<file path="design.v">
module clkdivider( input PCLK, input PRESERN, output wire newclk, output wire rise );
reg[1:0] counter;
always@(posedge PCLK)
begin
    if(!PRESERN)
        counter <= 2'd0;
    else
        counter <= counter + 1;
end
assign newclk = counter[1];
assign rise = (counter == 2'b01);
endmodule
module clkdivider_vgaFlash(input PCLK, input PRESERN, output wire newclk, output wire rise );
reg[19:0] counter;
always@(posedge PCLK)
begin
    if(!PRESERN)
        counter <= 20'd0;
    else
        counter <= counter + 1;
end
assign newclk = counter[19];
assign rise = (counter == 20'h7FFFF);
endmodule
module halfclk( input PCLK, input PRESERN, input en, output wire newclk, output wire rise );
reg counter;
always@(posedge PCLK)
begin
    if(!PRESERN)
        counter <= 1'b0;
    else if(en)
        counter <= counter + 1;
end
assign newclk = counter;
assign rise = en & ~counter;
endmodule
module vgacontrol(  
input PCLK, 				 
input PRESERN, 				 
input PSEL, 				 
input PENABLE, 				 
output wire PREADY, 		 
output wire PSLVERR,		 
input PWRITE,				 
input [31:0] PADDR,			 
input wire [31:0] PWDATA,	 
output reg [31:0] PRDATA,	 
output HS, 
output VS, 
output reg vga_R,
output reg vga_G,
output reg vga_B,
input SW,
input SW2,
input SW3
);
assign PSLVERR = 0;
assign PREADY = 1;
reg [31:0] player1;
reg [31:0] player2;
reg [31:0] whichplayer;
reg [31:0] winner;
wire player1_score;
wire player2_score;
wire p1_p;
wire p2_p;
wire p_u;
wire win_out;
wire pwin_out1;
wire pwin_out2;
wire player1_write = (PSEL & PENABLE & PWRITE & (PADDR[11:0] == 12'h104));
wire player2_write = (PSEL & PENABLE & PWRITE & (PADDR[11:0] == 12'h108));
wire whichplayer_write = (PSEL & PENABLE & PWRITE & (PADDR[11:0] == 12'h114));
wire winner_write = (PSEL & PENABLE & PWRITE & (PADDR[11:0] == 12'h118));
wire SWDebounce;
wire SWDebounce2;
wire SWDebounce3;
wire pwin1_out;
wire pwin2_out;
wire quarterclk, quarter_rise;
wire flashclk, flash_rise, half_flash, half_rise, quarter_flash, quarter_flash_rise;
Button_Debouncer db1(PCLK, PRESERN, SW, SWDebounce);
Button_Debouncer db2(PCLK, PRESERN, SW2, SWDebounce2);
Button_Debouncer db3(PCLK, PRESERN, SW3, SWDebounce3);
always @(posedge PCLK) 		 
begin
    if(!PRESERN)
        PRDATA <= 32'd0;
    else if(PADDR[11:0] == 12'h100)
    begin
        PRDATA[31:1] <= 31'h00000000;				 
        PRDATA[0] <= SWDebounce; 	 
    end
    else if(PADDR[11:0] == 12'h104)
    begin				
        PRDATA <= player1;
    end
    else if(PADDR[11:0] == 12'h108)
    begin				
        PRDATA <= player2;
    end
    else if(PADDR[11:0] == 12'h10C)
    begin
        PRDATA[31:1] <= 31'h00000000;				 
        PRDATA[0] <= SWDebounce2; 
    end
    else if(PADDR[11:0] == 12'h114)
    begin				 
        PRDATA <= whichplayer; 
    end
    else if(PADDR[11:0] == 12'h118)
    begin
        PRDATA[31:1] <= 31'h00000000;				 
        PRDATA[0] <= SWDebounce3; 
    end
end
always @(posedge PCLK) 		 
begin
	if(!PRESERN)
    begin
        player1 <= 32'd0;
        player2 <= 32'd0;
        whichplayer <= 32'd0;
        winner <= 32'd0;
    end
    else if(player1_write)
        player1 <= PWDATA;
	else if(player2_write)
        player2 <= PWDATA;
    else if(whichplayer_write)
        whichplayer <= PWDATA;
    else if(winner_write)
        winner <= PWDATA;
end
wire inDisplayArea;
wire [9:0] CounterX;
wire [8:0] CounterY;
hvsync_generator syncgen(.clk(PCLK), .rst(PRESERN), .en(quarter_rise), .vga_h_sync(HS), .vga_v_sync(VS), 
                            .inDisplayArea(inDisplayArea), .CounterX(CounterX), .CounterY(CounterY));
wire border = (CounterX[9:3]==0) || (CounterX[9:3]==79) || (CounterY[8:3]==0) || (CounterY[8:3]==60) || (CounterX[9:3]==40) || (CounterX[9:3]==39);
scoreDraw sd1(player1, player1_score, 32'd16, 32'd22, CounterX, CounterY, 8'd1);
scoreDraw sd2(player2, player2_score, 32'd56, 32'd22, CounterX, CounterY, 8'd1);
pscoreDraw ps1(CounterX, CounterY, 2, 2, 0, p1_p);
pscoreDraw ps2(CounterX, CounterY, 42, 2, 1, p2_p);
whichDraw wd(CounterX, CounterY, whichplayer, p_u);
pwinDraw pw1(PCLK, CounterX, CounterY, 22, 2, 1, pwin1_out);
pwinDraw pw2(PCLK, CounterX, CounterY, 22, 2, 2, pwin2_out);
winnerDraw wn(PCLK, PRESERN, flash_rise, CounterX, CounterY, 10, 40, win_out);
wire R = (winner>0) ? (win_out | ((winner == 1) ? (pwin1_out  | (~win_out&~pwin1_out&flashclk)) : (~win_out&~pwin2_out&flashclk))) : (border | player1_score | player2_score | p1_p);
wire G = (winner>0) ? (win_out | ((winner == 1) ? (~win_out&~pwin1_out&half_flash) : (~win_out&~pwin2_out&half_flash))) : (border | player1_score | player2_score | p_u);
wire B = (winner>0) ? (win_out | ((winner == 2) ? (pwin2_out  | (~win_out&~pwin2_out&quarter_flash)) : (~win_out&~pwin1_out&quarter_flash))) : (border | player1_score | player2_score | p2_p);
clkdivider cd(PCLK, PRESERN, quarterclk, quarter_rise);
clkdivider_vgaFlash cdf(PCLK, PRESERN, flashclk, flash_rise);
halfclk hc1(PCLK, PRESERN, flash_rise, half_flash, half_rise);
halfclk hc2(PCLK, PRESERN, half_rise, quarter_flash, quarter_flash_rise);
always @(posedge PCLK)
begin
  if(!PRESERN)
  begin
    vga_R <= 1'b0;
    vga_G <= 1'b0;
    vga_B <= 1'b0;
  end
  else if(quarter_rise)
  begin
    vga_R <= R & inDisplayArea;
    vga_G <= G & inDisplayArea;
    vga_B <= B & inDisplayArea;
  end
end
endmodule
module hvsync_generator(clk, rst, en, vga_h_sync, vga_v_sync, inDisplayArea, CounterX, CounterY);
input clk;
input rst;
input en;
output vga_h_sync, vga_v_sync;
output inDisplayArea;
output [9:0] CounterX;
output [8:0] CounterY;
reg [9:0] CounterX;
reg [8:0] CounterY;
wire CounterXmaxed = (CounterX==10'h2FF);
always @(posedge clk)
if(!rst)
	CounterX <= 0;
else if(en)
begin
if(CounterXmaxed)
	CounterX <= 0;
else
	CounterX <= CounterX + 1;
end
always @(posedge clk)
if(!rst)
	CounterY <= 0;
else if(en)
begin
if(CounterXmaxed) CounterY <= CounterY + 1;
end
reg	vga_HS, vga_VS;
always @(posedge clk)
if(!rst)
begin
	vga_HS <= 1'b0;
	vga_VS <= 1'b0;
end
else if(en)
begin
	vga_HS <= (CounterX[9:4]==6'h2D);  
	vga_VS <= (CounterY==500);  
end
reg inDisplayArea;
always @(posedge clk)
if(!rst)
	inDisplayArea <= 1'b0;
else if(en)
begin
if(inDisplayArea==0)
	inDisplayArea <= (CounterXmaxed) && (CounterY<480);
else
	inDisplayArea <= !(CounterX==639);
end
assign vga_h_sync = ~vga_HS;
assign vga_v_sync = ~vga_VS;
endmodule
module Button_Debouncer(
input clk,
input rst,  
input PB_in,  
output reg PB_out  
);
    reg [15:0] PB_cnt;  
    reg [1:0] sync;  
    always @(posedge clk)
        sync[1:0] <= {sync[0],~PB_in};
    wire PB_idle = (PB_out==sync[1]);  
    wire PB_cnt_max = &PB_cnt;  
    always @(posedge clk) 
    begin
        if(!rst)
        begin
            PB_cnt <= 16'd0;
            PB_out <= 1'b0;
        end
        else if(PB_idle)
            PB_cnt<= 16'd0;  
        else 
        begin
            PB_cnt<= PB_cnt + 16'd1;  
            if(PB_cnt_max)
            PB_out<= ~PB_out;  
        end
    end
endmodule
module draw(input [31:0]CounterX, input [31:0]CounterY, input [31:0]leftx, input [31:0]rightx, input [31:0]topy, input [31:0]boty, output box);  
    assign box = (((CounterX[9:3]>=leftx) && (CounterX[9:3]<(rightx))) && ((CounterY[8:3]>=topy) && (CounterY[8:3]<(boty))));
endmodule
module numbershift(input [31:0]number, output reg player_shift, input [31:0]x, input [31:0]y, input [31:0]CounterX, input [31:0]CounterY, input [7:0]scale);
    parameter S = 5; parameter C = 16; parameter O = 0; parameter R = 17; parameter E = 18; parameter P = 19; parameter Wl = 20; parameter Wr = 21; parameter N = 22;
    wire box1,box2,box3,box4,box5,box6,box7;    
    draw d1(CounterX, CounterY, x, x+(4 << scale), y, y+(1<<scale), box1);  
    draw d2(CounterX, CounterY, x, x+(4 << scale), y+(8 << scale), y+(8 << scale) + (1 << scale), box2);  
    draw d3(CounterX, CounterY, x, x+(1<<scale), y, y+(4 << scale) + (1 << scale), box3);  
    draw d4(CounterX, CounterY, x, x+(1<<scale), y+(4 << scale), y+(8 << scale) + (1 << scale), box4);  
    draw d5(CounterX, CounterY, x+(4 << scale) - (1 << scale), x+(4 << scale), y, y+(4 << scale) + (1 << scale), box5);  
    draw d6(CounterX, CounterY, x+(4 << scale) - (1 << scale), x+(4 << scale), y+(4 << scale), y+(8 << scale) + (1 << scale), box6);  
    draw d7(CounterX, CounterY, x, x+(4 << scale), y+(4 << scale), y+(4 << scale) + (1 << scale), box7);  
    always @*
    begin
        if(number == 32'd0)
            player_shift = box1 | box2 | box3 | box4 | box5 | box6;
        else if(number == 32'd1)
            player_shift = box3 | box4;
         else if(number == 32'd2)
            player_shift = box1 | box5 | box7 | box4 | box2;
         else if(number == 32'd3)
            player_shift = box1 | box5 | box7 | box6 | box2;
         else if(number == 32'd4)
            player_shift = box3 | box5 | box6 | box7;
         else if(number == 32'd5)
            player_shift = box1 | box2 | box3 | box6 | box7;        
         else if(number == 32'd6)
            player_shift = box1 | box2 | box3 | box4 | box6 | box7;        
         else if(number == 32'd7)
            player_shift = box1 | box5 | box6;        
         else if(number == 32'd8)
            player_shift = box1 | box2 | box3 | box4 | box5 | box6 | box7;        
         else if(number == 32'd9)
            player_shift = box1 | box3 | box5 | box6 | box7;
         else if(number == 32'd16)
            player_shift = box1 | box2 | box3 | box4;
         else if(number == 32'd17)
            player_shift = box1 | box3 | box4;
         else if(number == 32'd18)
            player_shift = box1 | box2 | box3 | box4 | box7;  
         else if(number == 32'd19)
            player_shift = box1 | box3 | box4 | box5 | box7;
         else if(number == 32'd20)
            player_shift = box2 | box3 | box4 | box6;
         else if(number == 32'd21)
            player_shift = box2 | box5 | box6;         
         else if(number == 32'd22)
            player_shift = box1 | box3 | box4 | box5 | box6;
         else
            player_shift = 0;
    end
endmodule
module scoreDraw(input [31:0]number, output reg player_shift, input [31:0]x, input [31:0]y, input [31:0]CounterX, input [31:0]CounterY, input [7:0]scale);
    wire player_shift1, player_shift2, player_shift3;
    numbershift n1(number, player_shift1, x, y, CounterX, CounterY, scale);
    numbershift n2(32'd1, player_shift2, x-5, y, CounterX, CounterY, scale);
    numbershift n3(number-10, player_shift3, x+5, y, CounterX, CounterY, scale);
    always @*
    begin
        if(number < 10 || number >15)
            player_shift = player_shift1;
        else
            player_shift = player_shift2 | player_shift3;
    end
endmodule
module pscoreDraw(input [31:0]CounterX, input [31:0]CounterY, input [31:0]x, input [31:0]y, input player, output player_shift);
    parameter spacing = 5;
    wire p, one_two, s, c, o, r, e;
    numbershift ns1(19, p, x, y, CounterX, CounterY, 0);  
    numbershift ns2(player+1, one_two, x+5, y, CounterX, CounterY, 0);  
    numbershift ns3(5, s, x+12, y, CounterX, CounterY, 0);  
    numbershift ns4(16, c, x+17, y, CounterX, CounterY, 0);  
    numbershift ns5(0, o, x+22, y, CounterX, CounterY, 0);  
    numbershift ns6(17, r, x+27, y, CounterX, CounterY, 0);  
    numbershift ns7(18, e, x+32, y, CounterX, CounterY, 0);  
    assign player_shift = p | one_two | s | c | o | r | e;
endmodule
module winnerDraw(input clk, input rst, input en, input [31:0]CounterX, input [31:0]CounterY, input [31:0]x, input [31:0]y, output win_out);
    wire w1, w2, i, n1, n2, e, r;
    reg tiny;
    always@(posedge clk)
    begin
        if(!rst)
            tiny <= 1'b0;
        else if(en)
            tiny <= ~tiny;
    end
    numbershift ns1(20, w1, x, y, CounterX, CounterY, 1);  
    numbershift ns2(21, w2, x+7, y, CounterX, CounterY, 1);  
    numbershift ns3(1, i, x+20, y, CounterX, CounterY, 1);  
    numbershift ns4(22, n1, x+26, y, CounterX, CounterY, 1);  
    numbershift ns5(22, n2, x+36, y, CounterX, CounterY, 1);  
    numbershift ns6(18, e, x+46, y, CounterX, CounterY, 1);  
    numbershift ns7(17, r, x+56, y, CounterX, CounterY, 1);  
    assign win_out = (w1 | w2 | i | n1 | n2 | e | r) & tiny;
endmodule
module pwinDraw(input clk, input [31:0]CounterX, input [31:0]CounterY, input [31:0]x, input [31:0]y, input [31:0]winner, output pwin_out);
    parameter spacing = 5;
    wire p, num;
    numbershift ns1(19, p, x, y, CounterX, CounterY, 2);  
    numbershift ns2(winner, num, x+24, y, CounterX, CounterY, 2);  
    assign pwin_out = (p | num);
endmodule
module whichDraw(input [31:0]CounterX, input [31:0]CounterY, input [31:0]player, output underline);
    wire box1, box2;
    draw d1(CounterX, CounterY, 2, 38, 12, 13, box1);
    draw d2(CounterX, CounterY, 43, 78, 12, 13, box2);
    assign underline = (player[0]) ? box2: box1;
endmodule
</file>
<file path="run.sh">
#!/bin/bash
# the make line also repeats each setting of config.mk as NAME=value (left out here)
make -C /OpenROAD-flow-scripts/flow DESIGN_CONFIG=/design/flow/config.mk WORK_HOME=/design/flow/orfs CLKGATE_MAP_FILE= finish
</file>
<file path="config.mk">
export PLATFORM = sky130hd
export DESIGN_NAME = vgacontrol
export DESIGN_NICKNAME = vgacontrol
export VERILOG_FILES = /design/flow/design.v
export SDC_FILE = /design/flow/constraint.sdc
export NUM_CORES = 4
export LEC_CHECK = 0
export ABC_AREA = 0
export CAP_MARGIN = 0
export CORE_MARGIN = 2
export CORE_UTILIZATION = 72
export CTS_CLUSTER_DIAMETER = 47
export CTS_CLUSTER_SIZE = 41
export MIN_ROUTING_LAYER = met1
export PLACE_DENSITY = 0.64
export SETUP_SLACK_MARGIN = 0.12
export SLEW_MARGIN = 15
</file>
<file path="constraint.sdc">
create_clock -name core_clock -period 2.88 [get_ports {PCLK}]
set_input_delay 0.5760 -clock core_clock [delete_from_list [all_inputs] [get_ports {PCLK}]]
set_output_delay 0.5760 -clock core_clock [all_outputs]
set_load 0.01 [all_outputs]
</file>
==> Changelog: implementation, run 1 <==
### Physical design

* Syn avg cell area at 7.73 um2
* Clock root buffer: clkbuf_16
* Number of buffers between clock root and the deepest sink at 3
* Chip Area, Yosys at 14400 um2
* Number of cells in the yosys synthesis report at 1869
* Cell count after synthesis at 1869
* Part of the Yosys area used for sequential elements at 0.370
* Initial Utilization at 0.737
* Core box area at 19600 um2
* Horizontal die size at 146 um
* FFs w/ async S/R, synth at 0
* Height of the die at 146 um
* Area contributors post-synth: dfxtp_1 (37%), nand2_1 (10%), a21boi_0 (7.0%), nor2_1 (3.2%), a21oi_1 (3.0%)
* Area post-placement at 16900 um2
* Inserted Clock Buffers at 26
* Most used standard cells in the synthesized netlist: nand2_1 (389), dfxtp_1 (267), a21boi_0 (134)
* Mapped Area at 14400 um2
* Count of different cell masters after synthesis at 86
* Tot GR Track Use at 0.792
* Mux share of post-synthesis cell area at 0.0101
* Outcome: stopped before the end
* Proportion of netlist area held by the largest area contributor at 0.370
* Share of synthesized cell area in and-or and or-and compound cells at 0.225
* HPWL Detailed at 33.1 mm
* Most used DFF post-synth: dfxtp_1
* Warnings, synthesis at 43
* Number of nets at floorplan at 1951
* Area enclosed by the die boundary at 21200 um2
* Number of buffers added on ports at 88
* Final GP Congestion at 1.15
* Number of sinks on the clock net at 267
* Area share of and/or/nand/nor cells after synthesis at 0.292
* Std-Cell Rows at 51
* Last stage the flow got to: global routing (5_1_grt)
* GR Overflow Total at 138
* Arithmetic-cell share of the synthesized area counting full adders, half adders and majority gates at 0.00866
* H-tree levels at 1
* Quantity of hold-fixing buffers added after cts at 0
* EDFF count, synth at 0
* Comb area leader: simple AND/OR/NAND/NOR gates
* Tool error message: [ERROR GRT-0232] Routing congestion too high. Check the congestion heatmap in the GUI.
* Top-level I/O count at 111
* FF+latch count, synth at 267
* Area fraction in xor and xnor cells at 0.0491
* Largest area contributor in the synthesized netlist: dfxtp_1
* Most frequent cell after synthesis: nand2_1
-- layer usage --
layer	GRT overflow	GRT usage
met3	7	0.636
met2	57	0.956
met1	0	0.788
met4	74	0.825
met5	0	0.236
-- per-stage QoR --
step,cells,setup WS (ns)
2_1_floorplan,1869,0.141
3_3_place_gp,2292,-0.117
3_5_place_dp,2292,-0.263
4_1_cts,2364,0.0356
-- repair_timing --
| item | in CTS |
|---|---|
| pin swaps | 28 |
| endpoints found under the setup margin | 4 |
| buffers inserted | 25 |
| cloned | 1 |
| resized | 92 |
==> inputs of run 2 (changes only) <==
Settings changed: ABC_AREA 0 to unset, CAP_MARGIN 0 to 20, CORE_UTILIZATION 72 to 60, CTS_CLUSTER_DIAMETER 47 to unset, CTS_CLUSTER_SIZE 41 to 100, MIN_ROUTING_LAYER met1 to unset, PLACE_DENSITY 0.64 to 0.6, SETUP_SLACK_MARGIN 0.12 to unset, SLEW_MARGIN 15 to 20.
Clock period 2.88 ns to 8.86 ns, I/O delays scaled along.
==> run 2 against run 1 <==
  * The run now finishes clean
  * Die size is 19% higher
  * Synthesized cell count did not move
  * Synthesized area unchanged
==> Changelog: implementation, run 2 <==
### Implementation results

* Most used standard cells in the synthesized netlist: nand2_1 (389), dfxtp_1 (267), a21boi_0 (134)
* Horizontal die size at 159 um
* Final GP Congestion at 0.982
* EDFF count, synth at 0
* Setup repair after global routing missed its margin: no
* Endpoint of the worst register-to-register path: vga_G$_SDFFE_PN0N_
* Warnings, synthesis at 43
* Worst IR drop on VDD at 0.000186 V
* Comb area leader: simple AND/OR/NAND/NOR gates
* First-pass GRT wire length at 72.1 mm
* Register-to-Register Setup Slack at 4.56 ns
* Number of endpoints failing setup at the final stage at 0
* Worst Min Path Start: db3.sync[0]$_DFF_P_
* Number of instances resized during post-cts repair at 0
* Mapped Area at 14400 um2
* Crit path capture type: register
* Least setup slack across all paths after layout at 4.47 ns
* Post-layout min period at 4.39 ns
* Most used DFF post-synth: dfxtp_1
* Maximum single-stage delay on the critical path at 0.79 ns
* Combinational logic power at 0.0764 mW
* Slew at the pin closest to its max-slew limit at 0.986 ns
* Endpoint of the worst hold path: db3.sync[1]$_DFF_P_
* Hold Crit Class: reg2reg
* Most frequent cell after synthesis: nand2_1
* Outcome: no timing/DRC/antenna violations
* Cell seen most often among critical-path stages: nand2_1
* CP Depth at 8
* Area fraction in xor and xnor cells at 0.0491
* Part of the Yosys area used for sequential elements at 0.370
* Max Fanout on Critical Path at 19
* Power share of the combinational group at 0.030
* Clock network fraction of total power at 0.494
* Category of the worst setup path launch point: primary input
* Internal power of the cells at 1.99 mW
* Power Total at 2.54 mW
* Area share of and/or/nand/nor cells after synthesis at 0.292
* Chip Area, Yosys at 14400 um2
* Tot GR Track Use at 0.343
* Number of cells in the yosys synthesis report at 1869
* Net switching power at 0.552 mW
* Post-CTS clock slew at the launch and capture registers of the worst setup and hold paths at 0.06 ns
* FFs w/ async S/R, synth at 0
* Cell count after synthesis at 1869
* Proportion of netlist area held by the largest area contributor at 0.370
* Cells after DPL at 2166
* Inserted Clock Buffers at 28
* Count of different cell masters after synthesis at 86
* Fin. max-slew vios at 0
* Syn avg cell area at 7.73 um2
* Routed WL per cell at 20.2 um
* P per Cell Area at 155 nW/um2
* Area enclosed by the die boundary at 25300 um2
* Maximum number of pins on one net before global-route repair at 117
* Number of OpenROAD warnings at 52
* Setup_tns at 0 ns
* Critical setup path kind: in2reg
* Final #Nets at 1959
* Number of sinks on the clock net at 267
* H-tree levels at 1
* Crit path cell chain: clkdlybuf4s50_1 > nor4_1 > and3_1 > nand2_1 > or4_1 > buf_4 > nand2_1 > a21boi_0
* Violation count after the first detailed-routing iteration at 1627
* Area growth, synth to finish at 13.7%
* Number of vias in the routed layout at 14133
* Clock distribution power at 1.26 mW
* Crit path buffers/inverters at 2
* Clock root buffer: clkbuf_16
* Top-level I/O count at 111
* Endpoint of the most critical setup path: whichplayer[13]$_SDFFE_PN0P_
* Sw frac at 0.217
* Number of buffers added on ports at 88
* Arrival time of the worst setup path at 4.84 ns
* FF+latch count, synth at 267
* Number of nets at floorplan at 1951
* Worst-case headroom to the max-slew limit at 0.343
* Clock insertion delay at the later pin of the skew report at 0.58 ns
* Max Freq at 228 MHz
* Sequential power at 1.21 mW
* Number of buffers between clock root and the deepest sink at 3
* Remaining design rule violation count at 0
* Share of synthesized cell area in and-or and or-and compound cells at 0.225
* Mux share of post-synthesis cell area at 0.0101
* Leakage power of the design at 5.45 nW
* Arithmetic-cell share of the synthesized area counting full adders, half adders and majority gates at 0.00866
* Worst path top cell family by delay: simple AND/OR/NAND/NOR gates
* Clock skew at 0.0387 ns
* Initial Utilization at 0.614
* Area contributors post-synth: dfxtp_1 (37%), nand2_1 (10%), a21boi_0 (7.0%), nor2_1 (3.2%), a21oi_1 (3.0%)
* Period utilization at 0.496
* Quantity of hold-fixing buffers added after cts at 0
* Length in cells of the worst reg-to-reg path at 9
* Number of global-route vias before repair at 13418
* Core box area at 23500 um2
* Clock tree from TritonCTS: done
* HPWL Detailed at 30.0 mm
* Sequential cell fraction of total power at 0.476
* WL final at 44.8 mm
* Hold path cells at 0
* Largest area contributor in the synthesized netlist: dfxtp_1
* Non-filler cells, final at 2218
* CP max stage cell: or4_1
* Worst-case hold slack at 0.329 ns
* Critical R2R Launch: syncgen.CounterY[7]$_SDFFE_PN0P_
* Worst slack, placed at 3.99 ns
* Worst setup path start: PADDR[1]
* Heaviest power group: clock
* Post-detailed-route via-to-cell ratio at 6.37
* Final Hold Violating Endpoints at 0
* Post-CTS setup buffer count at 0
* Number of nets with antenna violations after routing at 0
* Std-Cell Rows at 56
* GR Overflow Total at 0
* Max cap viols at 0
* Height of the die at 159 um
* Data required time of the worst path at 9.31 ns
* First drt pass iteration count at 8
* Number of antenna violations at the first check in global routing at 0
## run 2: metrics by stage
step | area [um2] | util
6_report | 16400 | 0.697
5_1_grt | 16400 | 0.697
4_1_cts | 16400 | 0.697
3_5_place_dp | 15400 | 0.655
3_3_place_gp | 15400 | 0.655
2_1_floorplan | 14400 | -
## run 2: per-layer routing
metal | global-route usage | vias to the layer above | part of all wire | routed length (um)
met1 | 0.438 | 6687 | 0.41 | 18300
met5 | 0 | - | 0 | 0
met2 | 0.570 | 622 | 0.47 | 21000
li1 | - | 6693 | - | -
met4 | 0.165 | 0 | 0.047 | 2110
met3 | 0.0513 | 131 | 0.074 | 3310
## run 2: area by class of cell
cell class / count / area [um2]
multi-input cells: 1438 / 8490
fillers: 1948 / 7120
diodes: 1 / 2.50
clock inverters: 15 / 215
inverters: 29 / 109
flip-flops and latches: 267 / 5350
repair buffers: 113 / 1070
clock buffers: 36 / 791
well taps: 319 / 399
==> inputs of run 3 (changes only) <==
Settings changed: ABC_AREA set to 0, CAP_MARGIN 20 to 0, CELL_PAD_IN_SITES_DETAIL_PLACEMENT set to 1, CORE_ASPECT_RATIO set to 0.74, CORE_MARGIN 2 to 6, CORE_UTILIZATION 60 to 69, CTS_CLUSTER_DIAMETER set to 96, CTS_CLUSTER_SIZE 100 to unset, GPL_ROUTABILITY_DRIVEN set to 0, GPL_TIMING_DRIVEN set to 0, MAX_ROUTING_LAYER set to met4, MIN_ROUTING_LAYER set to met1, PLACE_DENSITY 0.6 to unset, PLACE_DENSITY_LB_ADDON set to 0.06, SETUP_SLACK_MARGIN set to 0.12, SLEW_MARGIN 20 to 30, TNS_END_PERCENT set to 70.
Clock period 8.86 ns to 2.88 ns, I/O delays scaled along.
==> run 3 against run 2 <==
  * The flow now stops in detailed placement (3_5_place_dp)
  * Die size is 2.9% lower
  * Synthesized area stayed put
  * Synthesized cell count stayed put
==> Changelog: implementation, run 3 <==
### Physical design

* Mux share of post-synthesis cell area at 0.0101
* Tool error message: [ERROR DPL-0033] detailed placement checks failed during check placement.
* Number of nets at floorplan at 1951
* Comb area leader: simple AND/OR/NAND/NOR gates
* Most used standard cells in the synthesized netlist: nand2_1 (389), dfxtp_1 (267), a21boi_0 (134)
* Outcome: stopped before the end
* Top-level I/O count at 111
* Initial Utilization at 0.721
* Mapped Area at 14400 um2
* Most frequent cell after synthesis: nand2_1
* Most used DFF post-synth: dfxtp_1
* Area fraction in xor and xnor cells at 0.0491
* Height of the die at 136 um
* Std-Cell Rows at 44
* Area contributors post-synth: dfxtp_1 (37%), nand2_1 (10%), a21boi_0 (7.0%), nor2_1 (3.2%), a21oi_1 (3.0%)
* Largest area contributor in the synthesized netlist: dfxtp_1
* Cell count after synthesis at 1869
* FF+latch count, synth at 267
* Arithmetic-cell share of the synthesized area counting full adders, half adders and majority gates at 0.00866
* FFs w/ async S/R, synth at 0
* Chip Area, Yosys at 14400 um2
* Area enclosed by the die boundary at 24600 um2
* Part of the Yosys area used for sequential elements at 0.370
* Share of synthesized cell area in and-or and or-and compound cells at 0.225
* Count of different cell masters after synthesis at 86
* Proportion of netlist area held by the largest area contributor at 0.370
* EDFF count, synth at 0
* Horizontal die size at 180 um
* Last stage the flow got to: detailed placement (3_5_place_dp)
* Warnings, synthesis at 43
* Syn avg cell area at 7.73 um2
* Core box area at 20000 um2
* Number of cells in the yosys synthesis report at 1869
* Area share of and/or/nand/nor cells after synthesis at 0.292
* Number of buffers added on ports at 86
==> run 3: through the flow <==
step / area (um2) / std cells / hold WS [ns] / setup TNS, ns / power, mW
after floorplan: 14400 / 1869 / 0.310 / 0 / 3.91
after global placement: 15700 / 2231 / 0.313 / -75.82 / 4.05
==> inputs of run 4 (changes only) <==
Settings changed: ABC_AREA 0 to 1, CELL_PAD_IN_SITES_DETAIL_PLACEMENT 1 to unset, CORE_ASPECT_RATIO 0.74 to unset, CORE_UTILIZATION 69 to 64, CTS_CLUSTER_DIAMETER 96 to 128, CTS_CLUSTER_SIZE set to 79, GPL_ROUTABILITY_DRIVEN 0 to unset, GPL_TIMING_DRIVEN 0 to unset, MAX_ROUTING_LAYER met4 to unset, SETUP_SLACK_MARGIN 0.12 to 0.29, SLEW_MARGIN 30 to 25, TNS_END_PERCENT 70 to unset.
==> run 4 against run 3 <==
  * The flow stops in global routing (5_1_grt)
  * Synthesized cell count increased by 27%
  * Synthesized area up 7.2%
  * Die size increased by 14%
==> Changelog: implementation, run 4 <==
### Physical design

* Outcome: stopped before the end
* Last stage the flow got to: global routing (5_1_grt)
* Tool error message: [ERROR GRT-0232] Routing congestion too high. Check the congestion heatmap in the GUI.
* Area fraction in xor and xnor cells at 0.0102
* EDFF count, synth at 0
* Cell count after synthesis at 2381
* Mapped Area at 15500 um2
* Count of different cell masters after synthesis at 62
* Most frequent cell after synthesis: nand2_1
* Inserted Clock Buffers at 8
* Warnings, synthesis at 43
* Quantity of hold-fixing buffers added after cts at 0
* Number of nets at floorplan at 2463
* Chip Area, Yosys at 15500 um2
* Number of sinks on the clock net at 267
* Clock root buffer: clkbuf_16
* Core box area at 23600 um2
* Share of synthesized cell area in and-or and or-and compound cells at 0.206
* Arithmetic-cell share of the synthesized area counting full adders, half adders and majority gates at 0.00808
* Most used standard cells in the synthesized netlist: nand2_1 (390), nor2_1 (378), inv_1 (324)
* Proportion of netlist area held by the largest area contributor at 0.345
* Number of cells in the yosys synthesis report at 2381
* Part of the Yosys area used for sequential elements at 0.345
* Horizontal die size at 168 um
* Cells after DPL at 3037
* FF+latch count, synth at 267
* GR Overflow Total at 282
* Area contributors post-synth: dfxtp_1 (35%), nand2_1 (9.5%), nor2_1 (9.2%), inv_1 (7.9%), a21oi_1 (6.6%)
* Mux share of post-synthesis cell area at 0
* FFs w/ async S/R, synth at 0
* Syn avg cell area at 6.50 um2
* Initial Utilization at 0.656
* H-tree levels at 1
* Comb area leader: simple AND/OR/NAND/NOR gates
* Height of the die at 168 um
* Std-Cell Rows at 56
* Final GP Congestion at 1.02
* Area enclosed by the die boundary at 28100 um2
* Area share of and/or/nand/nor cells after synthesis at 0.324
* Number of buffers added on ports at 88
* Most used DFF post-synth: dfxtp_1
* HPWL Detailed at 43.3 mm
* Top-level I/O count at 111
* Largest area contributor in the synthesized netlist: dfxtp_1
* Tot GR Track Use at 0.859
* Number of buffers between clock root and the deepest sink at 3
==> run 4: layer usage <==
layer	overflow	GRT usage
met1	27	0.848
met3	32	0.804
met5	3	0.678
met2	113	0.938
met4	107	0.847
==> run 4: timing repair <==
action | CTS
pin swaps | 28
hold endpoints to repair | 0
endpoints found under the setup margin | 8
gates resized | 40
cloned | 1
setup buffers | 29
==> run 4: per-stage QoR <==
step	cell area (um2)	hold WS (ns)	setup slack, ns	util
2_1_floorplan	15600	0.310	0.214	-
3_3_place_gp	19100	0.311	-0.258	0.810
3_5_place_dp	19100	0.317	-0.282	0.810
4_1_cts	19800	0.273	-0.262	0.840
==> inputs of run 5 (changes only) <==
Settings changed: ABC_AREA 1 to unset, CAP_MARGIN 0 to 20, CORE_MARGIN 6 to 2, CORE_UTILIZATION 64 to 65, CTS_CLUSTER_DIAMETER 128 to unset, CTS_CLUSTER_SIZE 79 to unset, MIN_ROUTING_LAYER met1 to unset, PLACE_DENSITY set to 0.6, PLACE_DENSITY_LB_ADDON 0.06 to unset, SETUP_SLACK_MARGIN 0.29 to unset, SLEW_MARGIN 25 to 20.
Clock period 2.88 ns to 3.38 ns, I/O delays scaled along.
==> run 5 against run 4 <==
  * The run now finishes clean
  * Synthesized cell count shrank 22%
  * Die size down 17%
  * Synthesized area fell by 6.7%
==> Changelog: implementation, run 5 <==
### Implementation results

* Outcome: no timing/DRC/antenna violations
* Inserted Clock Buffers at 27
* Setup repair after global routing missed its margin: no
* Data required time of the worst path at 3.81 ns
* HPWL Detailed at 32.5 mm
* Number of buffers between clock root and the deepest sink at 3
* Maximum number of pins on one net before global-route repair at 78
* Fraction of met3 tracks used by global routing at 0.0819
* Critical setup path kind: reg2reg
* Clock skew at 0.00963 ns
* Area fraction in xor and xnor cells at 0.0491
* Leakage power of the design at 5.97 nW
* First drt pass iteration count at 10
* GR Overflow Total at 0
* Power share of the combinational group at 0.032
* Hold Crit Class: reg2reg
* Number of OpenROAD warnings at 49
* Mapped Area at 14400 um2
* Internal power of the cells at 4.91 mW
* Number of nets with antenna violations after routing at 0
* Clock root buffer: clkbuf_16
* Crit path buffers/inverters at 2
* Max Fanout on Critical Path at 7
* Fraction of the core area covered by cells at the end of the flow at 0.788
* Final GP Congestion at 0.994
* Number of cells in the yosys synthesis report at 1869
* Remaining design rule violation count at 0
* Proportion of netlist area held by the largest area contributor at 0.370
* Net switching power at 1.42 mW
* Crit path capture type: register
* Combinational logic power at 0.205 mW
* Worst Min Path Start: db2.sync[0]$_DFF_P_
* Clock network fraction of total power at 0.466
* Quantity of hold-fixing buffers added after cts at 0
* Chip Area, Yosys at 14400 um2
* Arithmetic-cell share of the synthesized area counting full adders, half adders and majority gates at 0.00866
* Met1 demand-to-capacity share in global routing at 0.495
* Number of sinks on the clock net at 267
* Post-layout min period at 3.30 ns
* Initial Utilization at 0.662
* Slew at the pin closest to its max-slew limit at 0.822 ns
* Area growth, synth to finish at 19.0%
* Clock insertion delay at the later pin of the skew report at 0.55 ns
* FFs w/ async S/R, synth at 0
* Sequential power at 3.17 mW
* Clock tree from TritonCTS: done
* Routed WL per cell at 21.0 um
* Worst-case headroom to the max-slew limit at 0.452
* Largest area contributor in the synthesized netlist: dfxtp_1
* Comb area leader: simple AND/OR/NAND/NOR gates
* WL final at 48.0 mm
* Violation count after the first detailed-routing iteration at 2238
* Category of the worst setup path launch point: register
* First-pass GRT wire length at 76.0 mm
* Most frequent cell after synthesis: nand2_1
* Clock distribution power at 2.95 mW
* Top-level I/O count at 111
* Final #Nets at 2069
* Length in cells of the worst reg-to-reg path at 11
* Fill cell instance count of the final layout at 1442
* Number of nets at floorplan at 1951
* Post-layout instance area at 17200 um2
* Endpoint of the worst hold path: db2.sync[1]$_DFF_P_
* Sw frac at 0.224
* Tot GR Track Use at 0.394
* Number of global-route vias before repair at 14699
* FF+latch count, synth at 267
* Register-to-Register Setup Slack at 0.08 ns
* Number of vias in the routed layout at 15174
* Area contributors post-synth: dfxtp_1 (37%), nand2_1 (10%), a21boi_0 (7.0%), nor2_1 (3.2%), a21oi_1 (3.0%)
* Arrival time of the worst setup path at 3.73 ns
* Max cap viols at 0
* Sequential cell fraction of total power at 0.501
* Cell seen most often among critical-path stages: buf_4
* Cell count after synthesis at 1869
* Worst IR drop on VDD at 0.000481 V
* Area share of and/or/nand/nor cells after synthesis at 0.292
* Combinational gate area at 8520 um2
* Horizontal die size at 153 um
* Layer with the highest usage after global routing: met2
* Hold path cells at 0
* Most used DFF post-synth: dfxtp_1
* H-tree levels at 1
* P per Cell Area at 368 nW/um2
* Area post-placement at 16300 um2
* Syn avg cell area at 7.73 um2
* Power Total at 6.33 mW
* Number of diodes at 0
* Worst setup path start: player2[4]$_SDFFE_PN0P_
* Share of synthesized cell area in and-or and or-and compound cells at 0.225
* CP Depth at 11
* Post-detailed-route via-to-cell ratio at 6.63
* Endpoint of the worst register-to-register path: vga_G$_SDFFE_PN0N_
* Number of antenna violations at the first check in global routing at 0
* Setup_tns at 0 ns
* Warnings, synthesis at 43
* Height of the die at 153 um
* Max Freq at 303 MHz
* EDFF count, synth at 0
* Count of different cell masters after synthesis at 86
* Part of the Yosys area used for sequential elements at 0.370
* Mux share of post-synthesis cell area at 0.0101
* Number of buffers added on ports at 88
* Post-CTS clock slew at the launch and capture registers of the worst setup and hold paths at 0.06 ns
* Worst-case hold slack at 0.332 ns
* Area enclosed by the die boundary at 23400 um2
* Endpoint of the most critical setup path: vga_G$_SDFFE_PN0N_
* Area taken by flip-flops and latches at 5350 um2
* Worst path top cell family by delay: simple AND/OR/NAND/NOR gates
* Period utilization at 0.976
* Met2 layer usage reported by global route at 0.645
* Final Hold Violating Endpoints at 0
* Core box area at 21800 um2
* CP max stage cell: or4_1
* Maximum single-stage delay on the critical path at 0.59 ns
* Number of endpoints failing setup at the final stage at 0
* Std-Cell Rows at 54
* Heaviest power group: sequential cells
* Fin. max-slew vios at 0
* Most used standard cells in the synthesized netlist: nand2_1 (389), dfxtp_1 (267), a21boi_0 (134)
* Crit path cell chain: buf_4 > or4_1 > nor2_1 > nand3_1 > nand4_1 > a2111oi_0 > or4bb_1 > a2111oi_1 > buf_4 > and4_1 > o22ai_1
* Critical R2R Launch: player2[4]$_SDFFE_PN0P_
## run 5: final cells by class
class	count	share of cell area
Clock inverter	12	0.00553
Tap cell	280	0.0204
Clock buffer	37	0.0461
Multi-Input combinational cell	1438	0.496
Inverter	29	0.00633
Sequential cell	267	0.311
Timing Repair Buffer	224	0.115
## run 5: timing repair
action / 4_1_cts / 5_1_grt
resized: 0 / 8
setup endpoints to repair: 0 / 3
setup buffers: 0 / 0
## run 5: per-layer routing
layer	routed length [um]	up-vias
met2	22100	962
met4	2540	0
met1	18100	7093
li1	-	6913
met3	5290	206
met5	0	-
## run 5: stage by stage
step                      worst slack, ns  cells
final                              0.0803   2287
after global routing              0.00257   2287
after CTS                          0.0181   2287
after detailed placement           0.0393   2238
after global placement             0.0544   2238
after floorplan                     0.641   1869
==> inputs of run 6 (changes only) <==
Settings changed: ABC_AREA set to 1, CORE_UTILIZATION 65 to 72, SETUP_SLACK_MARGIN set to -0.27, TNS_END_PERCENT set to 5.
Clock period 3.38 ns to 2.66 ns, I/O delays scaled along.
==> run 6 against run 5 <==
  * The flow now stops in global routing (5_1_grt)
  * Synthesized cell count up 27%
  * Die size down 3.1%
  * Synthesized area increased by 7.2%
==> Changelog: implementation, run 6 <==
### Physical design

* Outcome: stopped before the end
* Last stage the flow got to: global routing (5_1_grt)
* Tool error message: [ERROR GRT-0116] Global routing finished with congestion. Check the congestion regions in the DRC Viewer.
* Area share of and/or/nand/nor cells after synthesis at 0.324
* Count of different cell masters after synthesis at 62
* Mux share of post-synthesis cell area at 0
* Area enclosed by the die boundary at 22700 um2
* Largest area contributor in the synthesized netlist: dfxtp_1
* HPWL Detailed at 40.3 mm
* Inserted Clock Buffers at 27
* Chip Area, Yosys at 15500 um2
* Comb area leader: simple AND/OR/NAND/NOR gates
* Share of synthesized cell area in and-or and or-and compound cells at 0.206
* FFs w/ async S/R, synth at 0
* Initial Utilization at 0.734
* H-tree levels at 1
* Number of buffers between clock root and the deepest sink at 3
* Cell count after synthesis at 2381
* Clock root buffer: clkbuf_16
* Top-level I/O count at 111
* GR Overflow Total at 362
* Number of buffers added on ports at 88
* EDFF count, synth at 0
* Number of cells in the yosys synthesis report at 2381
* Height of the die at 151 um
* Most used standard cells in the synthesized netlist: nand2_1 (390), nor2_1 (378), inv_1 (324)
* Part of the Yosys area used for sequential elements at 0.345
* Area fraction in xor and xnor cells at 0.0102
* Most frequent cell after synthesis: nand2_1
* Std-Cell Rows at 53
* Warnings, synthesis at 43
* Mapped Area at 15500 um2
* Tot GR Track Use at 0.829
* Most used DFF post-synth: dfxtp_1
* Number of sinks on the clock net at 267
* Area contributors post-synth: dfxtp_1 (35%), nand2_1 (9.5%), nor2_1 (9.2%), inv_1 (7.9%), a21oi_1 (6.6%)
* Syn avg cell area at 6.50 um2
* Arithmetic-cell share of the synthesized area counting full adders, half adders and majority gates at 0.00808
* Core box area at 21100 um2
* Final GP Congestion at 1.24
* Horizontal die size at 151 um
* FF+latch count, synth at 267
* Proportion of netlist area held by the largest area contributor at 0.345
* Number of nets at floorplan at 2463
## run 6: what timing repair did
item,CTS
pin swaps,20
setup buffers,6
hold buffers,0
gates resized,25
hold endpoints to repair,0
setup endpoints to repair,4
## run 6: layer usage
layer / track usage / GRT overflow
met4: 0.923 / 141
met5: 0.202 / 1
met1: 0.802 / 0
met2: 1.00 / 210
met3: 0.660 / 10
## run 6: through the flow
stage	area, um2	hold WS [ns]	setup slack, ns	std cells
floorplan	15500	0.310	-0.107	2381
global placement	19200	0.313	-0.365	3023
detailed placement	19200	0.314	-0.591	3023
CTS	20200	0.348	-0.732	3077
==> inputs of run 7 (changes only) <==
Settings changed: ABC_AREA 1 to unset, CELL_PAD_IN_SITES_GLOBAL_PLACEMENT set to 1, CORE_ASPECT_RATIO set to 1.83, CORE_UTILIZATION 72 to 40, CTS_CLUSTER_DIAMETER set to 127, CTS_CLUSTER_SIZE set to 10, PLACE_DENSITY 0.6 to unset, SETUP_SLACK_MARGIN -0.27 to unset, TNS_END_PERCENT 5 to 25.
Clock period 2.66 ns to 10.0 ns, I/O delays scaled along.
==> run 7 against run 6 <==
  * The run now finishes clean
  * Synthesized cell count is 22% lower
  * Die size is 66% higher
  * Synthesized area down 6.7%
==> Changelog: implementation, run 7 <==
### Implementation results

* Outcome: no timing/DRC/antenna violations
* Area contributors post-synth: dfxtp_1 (37%), nand2_1 (10%), a21boi_0 (7.0%), nor2_1 (3.2%), a21oi_1 (3.0%)
* Crit path capture type: register
* Quantity of hold-fixing buffers added after cts at 0
* Chip Area, Yosys at 14400 um2
* Area enclosed by the die boundary at 37700 um2
* Endpoint of the worst register-to-register path: vga_G$_SDFFE_PN0N_
* Post-CTS setup buffer count at 0
* Number of endpoints failing setup at the final stage at 0
* Maximum number of pins on one net before global-route repair at 107
* Length in cells of the worst reg-to-reg path at 10
* Std-Cell Rows at 94
* Heaviest power group: sequential cells
* Syn avg cell area at 7.73 um2
* Inserted Clock Buffers at 30
* Area fraction in xor and xnor cells at 0.0491
* FFs w/ async S/R, synth at 0
* Clock insertion delay at the later pin of the skew report at 0.59 ns
* Tot GR Track Use at 0.273
* Maximum single-stage delay on the critical path at 0.79 ns
* Crit path cell chain: clkdlybuf4s50_1 > nor4_1 > nand3_1 > nor3_2 > buf_4 > a222oi_1 > a21oi_1
* Area share of and/or/nand/nor cells after synthesis at 0.292
* Setup repair after global routing missed its margin: no
* Clock skew at 0.0204 ns
* Warnings, synthesis at 43
* Fin. max-slew vios at 0
* Clock tree from TritonCTS: done
* Endpoint of the worst hold path: db1.sync[1]$_DFF_P_
* EDFF count, synth at 0
* Clock distribution power at 0.962 mW
* Worst-case headroom to the max-slew limit at 0.159
* Final #Nets at 1962
* Count of different cell masters after synthesis at 86
* Worst slack, placed at 5.16 ns
* Clock network fraction of total power at 0.457
* Met1 demand-to-capacity share in global routing at 0.289
* Combinational logic power at 0.0683 mW
* Sequential power at 1.07 mW
* Critical setup path kind: in2reg
* Max Freq at 237 MHz
* Final GP Congestion at 0.927
* Least setup slack across all paths after layout at 5.78 ns
* GR Overflow Total at 0
* Most frequent cell after synthesis: nand2_1
* Power share of the combinational group at 0.032
* Sequential cell fraction of total power at 0.510
* Worst setup path start: PADDR[1]
* Most used standard cells in the synthesized netlist: nand2_1 (389), dfxtp_1 (267), a21boi_0 (134)
* WL final at 51.1 mm
* Routed WL per cell at 21.6 um
* Crit path buffers/inverters at 2
* Top-level I/O count at 111
* FF+latch count, synth at 267
* H-tree levels at 1
* Post-CTS clock slew at the launch and capture registers of the worst setup and hold paths at 0.06 ns
* Number of nets with antenna violations after routing at 0
* Endpoint of the most critical setup path: PRDATA[26]$_SDFFE_PP0P_
* Arrival time of the worst setup path at 4.72 ns
* Fraction of met3 tracks used by global routing at 0.0307
* Most used DFF post-synth: dfxtp_1
* Share of synthesized cell area in and-or and or-and compound cells at 0.225
* HPWL Detailed at 36.0 mm
* Core box area at 35800 um2
* Number of buffers added on ports at 88
* Number of buffers between clock root and the deepest sink at 3
* Proportion of netlist area held by the largest area contributor at 0.370
* Number of OpenROAD warnings at 51
* Layer with the highest usage after global routing: met2
* Met2 layer usage reported by global route at 0.514
* Final Hold Violating Endpoints at 0
* Hold path cells at 0
* Register-to-Register Setup Slack at 5.79 ns
* Number of nets at floorplan at 1951
* Number of antenna violations at the first check in global routing at 1
* Number of instances resized during post-cts repair at 0
* Category of the worst setup path launch point: primary input
* Leakage power of the design at 5.35 nW
* Horizontal die size at 144 um
* Data required time of the worst path at 10.51 ns
* Max Fanout on Critical Path at 24
* Clock root buffer: clkbuf_16
* CP max stage cell: nor3_2
* Initial Utilization at 0.404
* Post-layout min period at 4.22 ns
* Hold Crit Class: reg2reg
* Largest area contributor in the synthesized netlist: dfxtp_1
* Number of global-route vias before repair at 13621
* Slew at the pin closest to its max-slew limit at 1.25 ns
* Worst IR drop on VDD at 0.000116 V
* Cell count after synthesis at 1869
* Number of sinks on the clock net at 267
* Comb area leader: simple AND/OR/NAND/NOR gates
* Sw frac at 0.226
* Number of cells in the yosys synthesis report at 1869
* Period utilization at 0.422
* First-pass GRT wire length at 79.6 mm
* Max cap viols at 0
* Area growth, synth to finish at 13.6%
* Net switching power at 0.475 mW
* CP Depth at 7
* Violation count after the first detailed-routing iteration at 1003
* Critical R2R Launch: syncgen.CounterY[6]$_SDFFE_PN0P_
* Worst Min Path Start: db1.sync[0]$_DFF_P_
* Mux share of post-synthesis cell area at 0.0101
* P per Cell Area at 128 nW/um2
* Post-detailed-route via-to-cell ratio at 5.83
* Number of diodes at 0
* Internal power of the cells at 1.63 mW
* Setup_tns at 0 ns
* First drt pass iteration count at 6
* Remaining design rule violation count at 0
* Number of vias in the routed layout at 13760
* Worst path top cell family by delay: simple AND/OR/NAND/NOR gates
* Height of the die at 261 um
* Part of the Yosys area used for sequential elements at 0.370
* Mapped Area at 14400 um2
* Arithmetic-cell share of the synthesized area counting full adders, half adders and majority gates at 0.00866
-- run 7: through the flow --
step / utilization / hold slack [ns] / total power [mW] / area [um2] / cells
after CTS: 0.459 / 0.325 / 2.13 / 16400 / 2360
final: 0.459 / 0.323 / 2.10 / 16400 / 2360
after detailed placement: 0.437 / 0.312 / 1.17 / 15600 / 2328
after global placement: 0.437 / 0.313 / 1.16 / 15600 / 2328
after global routing: 0.459 / 0.329 / 2.18 / 16400 / 2360
after floorplan: - / 0.310 / 1.13 / 14400 / 1869
-- run 7: per-layer routing --
layer	wire length (um)	part of all wire	vias to the layer above
met4	3170	0.062	2
met1	18500	0.36	6508
met3	2030	0.040	147
met2	27300	0.54	427
li1	-	-	6676
met5	13	0.00025	-
-- run 7: cell type report --
cell class,count,area [um2]
Inverter,29,109
Clock buffer,30,751
Fill cell,3681,19300
Clock inverter,2,35.0
Tap cell,480,601
Timing Repair Buffer,114,1070
Multi-Input combinational cell,1438,8500
Sequential cell,267,5350
==> inputs of run 8 (changes only) <==
Settings changed: ABC_AREA set to 1, CELL_PAD_IN_SITES_GLOBAL_PLACEMENT 1 to unset, CORE_ASPECT_RATIO 1.83 to unset, CORE_UTILIZATION 40 to 72, CTS_CLUSTER_DIAMETER 127 to unset, CTS_CLUSTER_SIZE 10 to unset, PLACE_DENSITY set to 0.37, TNS_END_PERCENT 25 to unset.
Clock period 10.0 ns to 2.66 ns, I/O delays scaled along.
==> run 8 against run 7 <==
  * The run now fails in clock tree synthesis (4_1_cts)
  * Synthesized cell count grew 27%
  * Synthesized area is 7.2% higher
  * Die size shrank 40%
==> Changelog: implementation, run 8 <==
### Physical design

* Horizontal die size at 151 um
* Area enclosed by the die boundary at 22700 um2
* Syn avg cell area at 6.50 um2
* Mux share of post-synthesis cell area at 0
* Number of cells in the yosys synthesis report at 2381
* Height of the die at 151 um
* Most frequent cell after synthesis: nand2_1
* Proportion of netlist area held by the largest area contributor at 0.345
* Most used DFF post-synth: dfxtp_1
* Final GP Congestion at 1.18
* Largest area contributor in the synthesized netlist: dfxtp_1
* Part of the Yosys area used for sequential elements at 0.345
* Number of nets at floorplan at 2463
* Area fraction in xor and xnor cells at 0.0102
* Area share of and/or/nand/nor cells after synthesis at 0.324
* Chip Area, Yosys at 15500 um2
* Number of buffers added on ports at 88
* Std-Cell Rows at 53
* Initial Utilization at 0.734
* Core box area at 21100 um2
* EDFF count, synth at 0
* FF+latch count, synth at 267
* Comb area leader: simple AND/OR/NAND/NOR gates
* Cell count after synthesis at 2381
* Top-level I/O count at 111
* Outcome: stopped before the end
* Area contributors post-synth: dfxtp_1 (35%), nand2_1 (9.5%), nor2_1 (9.2%), inv_1 (7.9%), a21oi_1 (6.6%)
* Most used standard cells in the synthesized netlist: nand2_1 (390), nor2_1 (378), inv_1 (324)
* Arithmetic-cell share of the synthesized area counting full adders, half adders and majority gates at 0.00808
* HPWL Detailed at 40.2 mm
* Tool error message: [ERROR DPL-0033] detailed placement checks failed during check placement.
* Count of different cell masters after synthesis at 62
* Warnings, synthesis at 43
* Last stage the flow got to: clock tree synthesis (4_1_cts)
* Mapped Area at 15500 um2
* FFs w/ async S/R, synth at 0
* Share of synthesized cell area in and-or and or-and compound cells at 0.206
-- run 8: stage by stage --
stage / hold WS, ns / instances / setup slack (ns) / instance area (um2) / total power, mW
after floorplan: 0.310 / 2381 / -0.00597 / 15600 / 4.24
after global placement: 0.312 / 3004 / -0.316 / 19100 / 4.38
after detailed placement: 0.323 / 3004 / -0.501 / 19100 / 4.40
==> inputs of run 9 (changes only) <==
Settings changed: ABC_AREA 1 to unset, CTS_CLUSTER_DIAMETER set to 50, CTS_CLUSTER_SIZE set to 41, PLACE_DENSITY 0.37 to 0.6.
Clock period 2.66 ns to 2.84 ns, I/O delays scaled along.
==> run 9 against run 8 <==
  * The run fails in global routing (5_1_grt)
  * Synthesized cell count is 22% lower
  * Synthesized area shrank 6.7%
  * Die size is 6.6% lower
==> Changelog: implementation, run 9 <==
### Physical design

* Horizontal die size at 146 um
* Area contributors post-synth: dfxtp_1 (37%), nand2_1 (10%), a21boi_0 (7.0%), nor2_1 (3.2%), a21oi_1 (3.0%)
* Mapped Area at 14400 um2
* Share of synthesized cell area in and-or and or-and compound cells at 0.225
* Area share of and/or/nand/nor cells after synthesis at 0.292
* Largest area contributor in the synthesized netlist: dfxtp_1
* Warnings, synthesis at 43
* FF+latch count, synth at 267
* Syn avg cell area at 7.73 um2
* Area enclosed by the die boundary at 21200 um2
* Cell count after synthesis at 1869
* Tool error message: [ERROR GRT-0232] Routing congestion too high. Check the congestion heatmap in the GUI.
* HPWL Detailed at 33.8 mm
* Most used standard cells in the synthesized netlist: nand2_1 (389), dfxtp_1 (267), a21boi_0 (134)
* H-tree levels at 1
* Quantity of hold-fixing buffers added after cts at 0
* GR Overflow Total at 59
* Most used DFF post-synth: dfxtp_1
* Final GP Congestion at 1.14
* Core box area at 19600 um2
* Height of the die at 146 um
* Last stage the flow got to: global routing (5_1_grt)
* Outcome: stopped before the end
* Top-level I/O count at 111
* Number of buffers between clock root and the deepest sink at 3
* EDFF count, synth at 0
* Std-Cell Rows at 51
* Number of buffers added on ports at 88
* Part of the Yosys area used for sequential elements at 0.370
* Clock root buffer: clkbuf_16
* Proportion of netlist area held by the largest area contributor at 0.370
* Initial Utilization at 0.737
* Comb area leader: simple AND/OR/NAND/NOR gates
* Area post-placement at 17000 um2
* Mux share of post-synthesis cell area at 0.0101
* Arithmetic-cell share of the synthesized area counting full adders, half adders and majority gates at 0.00866
* Worst slack, placed at -0.296 ns
* Chip Area, Yosys at 14400 um2
* Most frequent cell after synthesis: nand2_1
* Area fraction in xor and xnor cells at 0.0491
* Number of nets at floorplan at 1951
* Number of cells in the yosys synthesis report at 1869
* Number of sinks on the clock net at 267
* Tot GR Track Use at 0.788
* Cells after DPL at 2311
* Count of different cell masters after synthesis at 86
* Inserted Clock Buffers at 26
* FFs w/ async S/R, synth at 0
==> run 9: what timing repair did <==
| action | in CTS |
|---|---|
| endpoints found under the setup margin | 3 |
| pin swaps | 10 |
| gates resized | 45 |
| setup buffers | 4 |
==> run 9: per-layer routing <==
layer  GRT overflow  GRT usage
met1              0      0.787
met2             27      0.943
met3              0      0.653
met4             32      0.820
met5              0      0.157
==> inputs of run 10 (changes only) <==
Settings changed: CELL_PAD_IN_SITES_DETAIL_PLACEMENT set to 1, CELL_PAD_IN_SITES_GLOBAL_PLACEMENT set to 3, CORE_ASPECT_RATIO set to 0.83, CORE_MARGIN 2 to 3, CORE_UTILIZATION 72 to 40, CTS_CLUSTER_DIAMETER 50 to unset, CTS_CLUSTER_SIZE 41 to 73, MIN_ROUTING_LAYER set to met2, PLACE_DENSITY 0.6 to unset, PLACE_DENSITY_LB_ADDON set to 0.03, TNS_END_PERCENT set to 80.
Clock period 2.84 ns to 10.0 ns, I/O delays scaled along.
==> run 10 against run 9 <==
  * Now clean on timing, DRC and antenna
  * Synthesized cell count unchanged
  * Die size increased by 81%
  * Synthesized area did not move
==> Changelog: implementation, run 10 <==
### Implementation results

* Fin. max-slew vios at 0
* Sequential cell fraction of total power at 0.493
* Number of antenna violations at the first check in global routing at 0
* Number of buffers between clock root and the deepest sink at 3
* Clock distribution power at 1.03 mW
* Clock skew at 0.0378 ns
* Slew at the pin closest to its max-slew limit at 1.24 ns
* Share of synthesized cell area in and-or and or-and compound cells at 0.225
* Clock network fraction of total power at 0.475
* Crit path capture type: register
* Number of nets with antenna violations after routing at 0
* FFs w/ async S/R, synth at 0
* Chip Area, Yosys at 14400 um2
* Final Hold Violating Endpoints at 0
* Number of vias in the routed layout at 19211
* Max Freq at 219 MHz
* Post-detailed-route via-to-cell ratio at 8.08
* Routed WL per cell at 21.7 um
* Setup_tns at 0 ns
* Number of global-route vias before repair at 21277
* Hold path cells at 0
* EDFF count, synth at 0
* Worst Min Path Start: db2.sync[0]$_DFF_P_
* Arrival time of the worst setup path at 5.03 ns
* Power share of the combinational group at 0.032
* Post-CTS clock slew at the launch and capture registers of the worst setup and hold paths at 0.06 ns
* Area enclosed by the die boundary at 38400 um2
* Post-layout min period at 4.56 ns
* Number of sinks on the clock net at 267
* Max Fanout on Critical Path at 24
* Post-layout instance area at 16500 um2
* Data required time of the worst path at 10.46 ns
* GR Overflow Total at 0
* Area fraction in xor and xnor cells at 0.0491
* Hold Crit Class: reg2reg
* First drt pass iteration count at 9
* Length in cells of the worst reg-to-reg path at 9
* Post-CTS setup buffer count at 0
* Clock root buffer: clkbuf_16
* Worst-case headroom to the max-slew limit at 0.173
* Most used standard cells in the synthesized netlist: nand2_1 (389), dfxtp_1 (267), a21boi_0 (134)
* Comb area leader: simple AND/OR/NAND/NOR gates
* Net switching power at 0.491 mW
* Cell count after synthesis at 1869
* Outcome: no timing/DRC/antenna violations
* Internal power of the cells at 1.68 mW
* Number of instances resized during post-cts repair at 0
* Violation count after the first detailed-routing iteration at 3062
* H-tree levels at 1
* Endpoint of the worst hold path: db2.sync[1]$_DFF_P_
* Height of the die at 179 um
* Crit path cell chain: nor2b_1 > o21ai_0 > a211oi_1 > nor3_1 > or4b_1 > a21oi_1 > a41oi_1 > and4_1 > o22ai_1
* Leakage power of the design at 5.41 nW
* Sequential power at 1.07 mW
* Most used DFF post-synth: dfxtp_1
* P per Cell Area at 132 nW/um2
* Critical setup path kind: reg2reg
* Part of the Yosys area used for sequential elements at 0.370
* Top-level I/O count at 111
* Area contributors post-synth: dfxtp_1 (37%), nand2_1 (10%), a21boi_0 (7.0%), nor2_1 (3.2%), a21oi_1 (3.0%)
* Max cap viols at 0
* Maximum number of pins on one net before global-route repair at 117
* Period utilization at 0.456
* Setup repair after global routing missed its margin: no
* Std-Cell Rows at 62
* FF+latch count, synth at 267
* HPWL Detailed at 34.7 mm
* Maximum single-stage delay on the critical path at 0.92 ns
* Mapped Area at 14400 um2
* Endpoint of the most critical setup path: vga_G$_SDFFE_PN0N_
* Clock tree from TritonCTS: done
* Area growth, synth to finish at 14.3%
* Arithmetic-cell share of the synthesized area counting full adders, half adders and majority gates at 0.00866
* Final GP Congestion at 1.00
* Crit path buffers/inverters at 0
* Inserted Clock Buffers at 27
* CP max stage cell: nor2b_1
* Heaviest power group: sequential cells
* CP Depth at 9
* Number of buffers added on ports at 88
* Critical R2R Launch: syncgen.CounterY[7]$_SDFFE_PN0P_
* Count of different cell masters after synthesis at 86
* Tot GR Track Use at 0.394
* Number of nets at floorplan at 1951
* Worst IR drop on VDD at 0.000121 V
* WL final at 51.7 mm
* Worst setup path start: syncgen.CounterY[7]$_SDFFE_PN0P_
* Number of OpenROAD warnings at 50
* Quantity of hold-fixing buffers added after cts at 0
* Warnings, synthesis at 43
* Core box area at 35100 um2
* Mux share of post-synthesis cell area at 0.0101
* Endpoint of the worst register-to-register path: vga_G$_SDFFE_PN0N_
* Horizontal die size at 215 um
* Remaining design rule violation count at 0
* Worst path top cell family by delay: simple AND/OR/NAND/NOR gates
* Most frequent cell after synthesis: nand2_1
* Largest area contributor in the synthesized netlist: dfxtp_1
* Number of cells in the yosys synthesis report at 1869
* Sw frac at 0.226
* Clock insertion delay at the later pin of the skew report at 0.57 ns
* Proportion of netlist area held by the largest area contributor at 0.370
* Register-to-Register Setup Slack at 5.44 ns
* Final #Nets at 1961
* Syn avg cell area at 7.73 um2
* Combinational logic power at 0.0691 mW
* Area post-placement at 15600 um2
* First-pass GRT wire length at 80.2 mm
* Category of the worst setup path launch point: register
* Number of endpoints failing setup at the final stage at 0
* Area share of and/or/nand/nor cells after synthesis at 0.292
* Initial Utilization at 0.412
## run 10: per-layer routing
metal / global-route usage / wire (um) / part of all wire
met5: 0.0949 / 243 / 0.0047
met4: 0.0538 / 3750 / 0.073
met3: 0.535 / 21900 / 0.42
met2: 0.477 / 25800 / 0.50
met1: - / 0 / 0
## run 10: area by class of cell
cell class | instances | area [um2]
timing repair buffer | 116 | 1090
clock inverter | 10 | 104
antenna | 1 | 2.50
fill | 4262 | 18600
clock buffer | 38 | 767
sequential | 267 | 5350
tap | 480 | 601
inverter | 29 | 109
multi-input combinational | 1438 | 8490
## run 10: metrics by stage
step                setup WS (ns)  utilization  hold slack (ns)  std cells  total power, mW
floorplan                    6.21            -            0.310       1869             1.13
global placement             5.41        0.446            0.314       2330             1.16
detailed placement           5.39        0.446            0.315       2330             1.16
CTS                          5.72        0.471            0.328       2378             2.18
global route                 5.19        0.471            0.334       2378             2.24
finish                       5.44        0.471            0.325       2379             2.17
==> inputs of run 11 (changes only) <==
Settings changed: CELL_PAD_IN_SITES_DETAIL_PLACEMENT 1 to unset, CELL_PAD_IN_SITES_GLOBAL_PLACEMENT 3 to unset, CORE_ASPECT_RATIO 0.83 to unset, CORE_MARGIN 3 to 2, CORE_UTILIZATION 40 to 72, CTS_CLUSTER_SIZE 73 to 14, MIN_ROUTING_LAYER met2 to unset, PLACE_DENSITY set to 0.6, PLACE_DENSITY_LB_ADDON 0.03 to unset, TNS_END_PERCENT 80 to unset.
Clock period 10.0 ns to 5.14 ns, I/O delays scaled along.
==> run 11 against run 10 <==
  * Still clean
  * Die size fell by 45%
  * Synthesized cell count did not move
  * Clock-buffer cell count did not move
  * Core utilization rose by 36 points
  * Clock power rose by 92%
  * Worst hold slack improved by 0.024 ns
  * Combinational power rose by 100%
  * Power rose by 93%
  * Synthesized area did not move
  * Wire length rose by 6.2%
  * Critical path depth fell by 1
  * Largest cell class unchanged
  * Highest routed layer is now met4
==> Changelog: implementation, run 11 <==
### Implementation results

* Critical R2R Launch: player2[18]$_SDFFE_PN0P_
* Clock root buffer: clkbuf_16
* Area fraction in xor and xnor cells at 0.0491
* Worst-case hold slack at 0.349 ns
* First drt pass iteration count at 19
* Initial Utilization at 0.737
* Mapped Area at 14400 um2
* Endpoint of the most critical setup path: vga_G$_SDFFE_PN0N_
* Worst IR drop on VDD at 0.000349 V
* Mux share of post-synthesis cell area at 0.0101
* Routed WL per cell at 25.4 um
* Combinational logic power at 0.140 mW
* Number of sinks on the clock net at 267
* Hold path cells at 0
* Sequential cell fraction of total power at 0.496
* Worst setup path start: player2[18]$_SDFFE_PN0P_
* Post-CTS clock slew at the launch and capture registers of the worst setup and hold paths at 0.07 ns
* Number of nets with antenna violations after routing at 0
* Area growth, synth to finish at 12.5%
* Post-layout min period at 4.26 ns
* P per Cell Area at 259 nW/um2
* Area post-placement at 15400 um2
* Data required time of the worst path at 5.52 ns
* Syn avg cell area at 7.73 um2
* Sequential power at 2.09 mW
* Cell count after synthesis at 1869
* Setup_tns at 0 ns
* WL final at 54.9 mm
* Tot GR Track Use at 0.500
* Most used DFF post-synth: dfxtp_1
* Category of the worst setup path launch point: register
* Number of antenna violations at the first check in global routing at 0
* Non-filler cells, final at 2164
* Worst Min Path Start: db2.sync[0]$_DFF_P_
* Count of different cell masters after synthesis at 86
* Final #Nets at 1964
* Setup repair after global routing missed its margin: no
* Chip Area, Yosys at 14400 um2
* Violation count after the first detailed-routing iteration at 3153
* Clock skew at 0.0343 ns
* Crit path buffers/inverters at 0
* Clock tree from TritonCTS: done
* Crit path cell chain: nor4_1 > nand4_1 > nor4_2 > nand2_1 > a2bb2oi_1 > a2111oi_0 > and4_1 > o22ai_1
* Worst path top cell family by delay: simple AND/OR/NAND/NOR gates
* H-tree levels at 1
* Hold Crit Class: reg2reg
* Number of vias in the routed layout at 16266
* Clock distribution power at 1.98 mW
* Fill cell instance count of the final layout at 1066
* Internal power of the cells at 3.24 mW
* Critical setup path kind: reg2reg
* Clock insertion delay at the later pin of the skew report at 0.56 ns
* Number of buffers added on ports at 88
* Warnings, synthesis at 43
* Heaviest power group: sequential cells
* Endpoint of the worst register-to-register path: vga_G$_SDFFE_PN0N_
* Core box area at 19600 um2
* Worst-case headroom to the max-slew limit at 0.275
* EDFF count, synth at 0
* Outcome: no timing/DRC/antenna violations
* Post-layout instance area at 16300 um2
* Quantity of hold-fixing buffers added after cts at 0
* Final Hold Violating Endpoints at 0
* Horizontal die size at 146 um
* Leakage power of the design at 5.41 nW
* Area enclosed by the die boundary at 21200 um2
* Cells after DPL at 2119
* Sw frac at 0.230
* Crit path capture type: register
* Inserted Clock Buffers at 26
* Arithmetic-cell share of the synthesized area counting full adders, half adders and majority gates at 0.00866
* Net switching power at 0.967 mW
* First-pass GRT wire length at 86.0 mm
* Comb area leader: simple AND/OR/NAND/NOR gates
* Max Fanout on Critical Path at 8
* HPWL Detailed at 31.5 mm
* FF+latch count, synth at 267
* Area contributors post-synth: dfxtp_1 (37%), nand2_1 (10%), a21boi_0 (7.0%), nor2_1 (3.2%), a21oi_1 (3.0%)
* Slew at the pin closest to its max-slew limit at 1.09 ns
* Number of instances resized during post-cts repair at 0
* Fin. max-slew vios at 0
* Std-Cell Rows at 51
* Share of synthesized cell area in and-or and or-and compound cells at 0.225
* Number of global-route vias before repair at 15901
* CP Depth at 8
* Period utilization at 0.828
* Endpoint of the worst hold path: db2.sync[1]$_DFF_P_
* Height of the die at 146 um
* Max Freq at 235 MHz
* Most used standard cells in the synthesized netlist: nand2_1 (389), dfxtp_1 (267), a21boi_0 (134)
* Power share of the combinational group at 0.033
* Number of buffers between clock root and the deepest sink at 3
* Top-level I/O count at 111
* Clock network fraction of total power at 0.470
* Proportion of netlist area held by the largest area contributor at 0.370
* Maximum number of pins on one net before global-route repair at 128
* Arrival time of the worst setup path at 4.64 ns
* GR Overflow Total at 0
* Post-detailed-route via-to-cell ratio at 7.52
* Part of the Yosys area used for sequential elements at 0.370
* Most frequent cell after synthesis: nand2_1
* Number of OpenROAD warnings at 52
* Post-CTS setup buffer count at 0
* Register-to-Register Setup Slack at 0.88 ns
* Length in cells of the worst reg-to-reg path at 8
* Number of cells in the yosys synthesis report at 1869
* Max cap viols at 0
* Number of nets at floorplan at 1951
* FFs w/ async S/R, synth at 0
* Number of endpoints failing setup at the final stage at 0
* Final GP Congestion at 1.04
* Largest area contributor in the synthesized netlist: dfxtp_1
* Remaining design rule violation count at 0
* Area share of and/or/nand/nor cells after synthesis at 0.292
* Maximum single-stage delay on the critical path at 0.99 ns
* CP max stage cell: nor4_2
run 11: per-layer routing:
metal | wire, um | GRT usage | vias up
met1 | 18800 | 0.606 | 7336
met2 | 23600 | 0.785 | 1701
li1 | - | - | 6698
met4 | 4910 | 0.346 | 0
met3 | 7620 | 0.125 | 531
met5 | 0 | 0 | -
run 11: metrics by stage:
step	total power, mW	util	setup WS [ns]
after floorplan	2.19	-	2.32
after global placement	2.26	0.786	1.35
after detailed placement	2.26	0.786	1.22
after CTS	4.16	0.829	1.35
after global routing	4.25	0.830	0.987
final	4.21	0.830	0.885
run 11: final cells by class:
type                    instances  area, um2  area share
clock buffers                  38        736      0.0453
inverters                      29        109     0.00670
multi-input cells            1438       8500       0.523
flip-flops and latches        267       5350       0.329
repair buffers                120       1120      0.0688
clock inverters                 6        113     0.00693
well taps                     265        332      0.0204
diodes                          1       2.50    0.000154
No activity file was given, so power comes from the tool's default toggle rates.
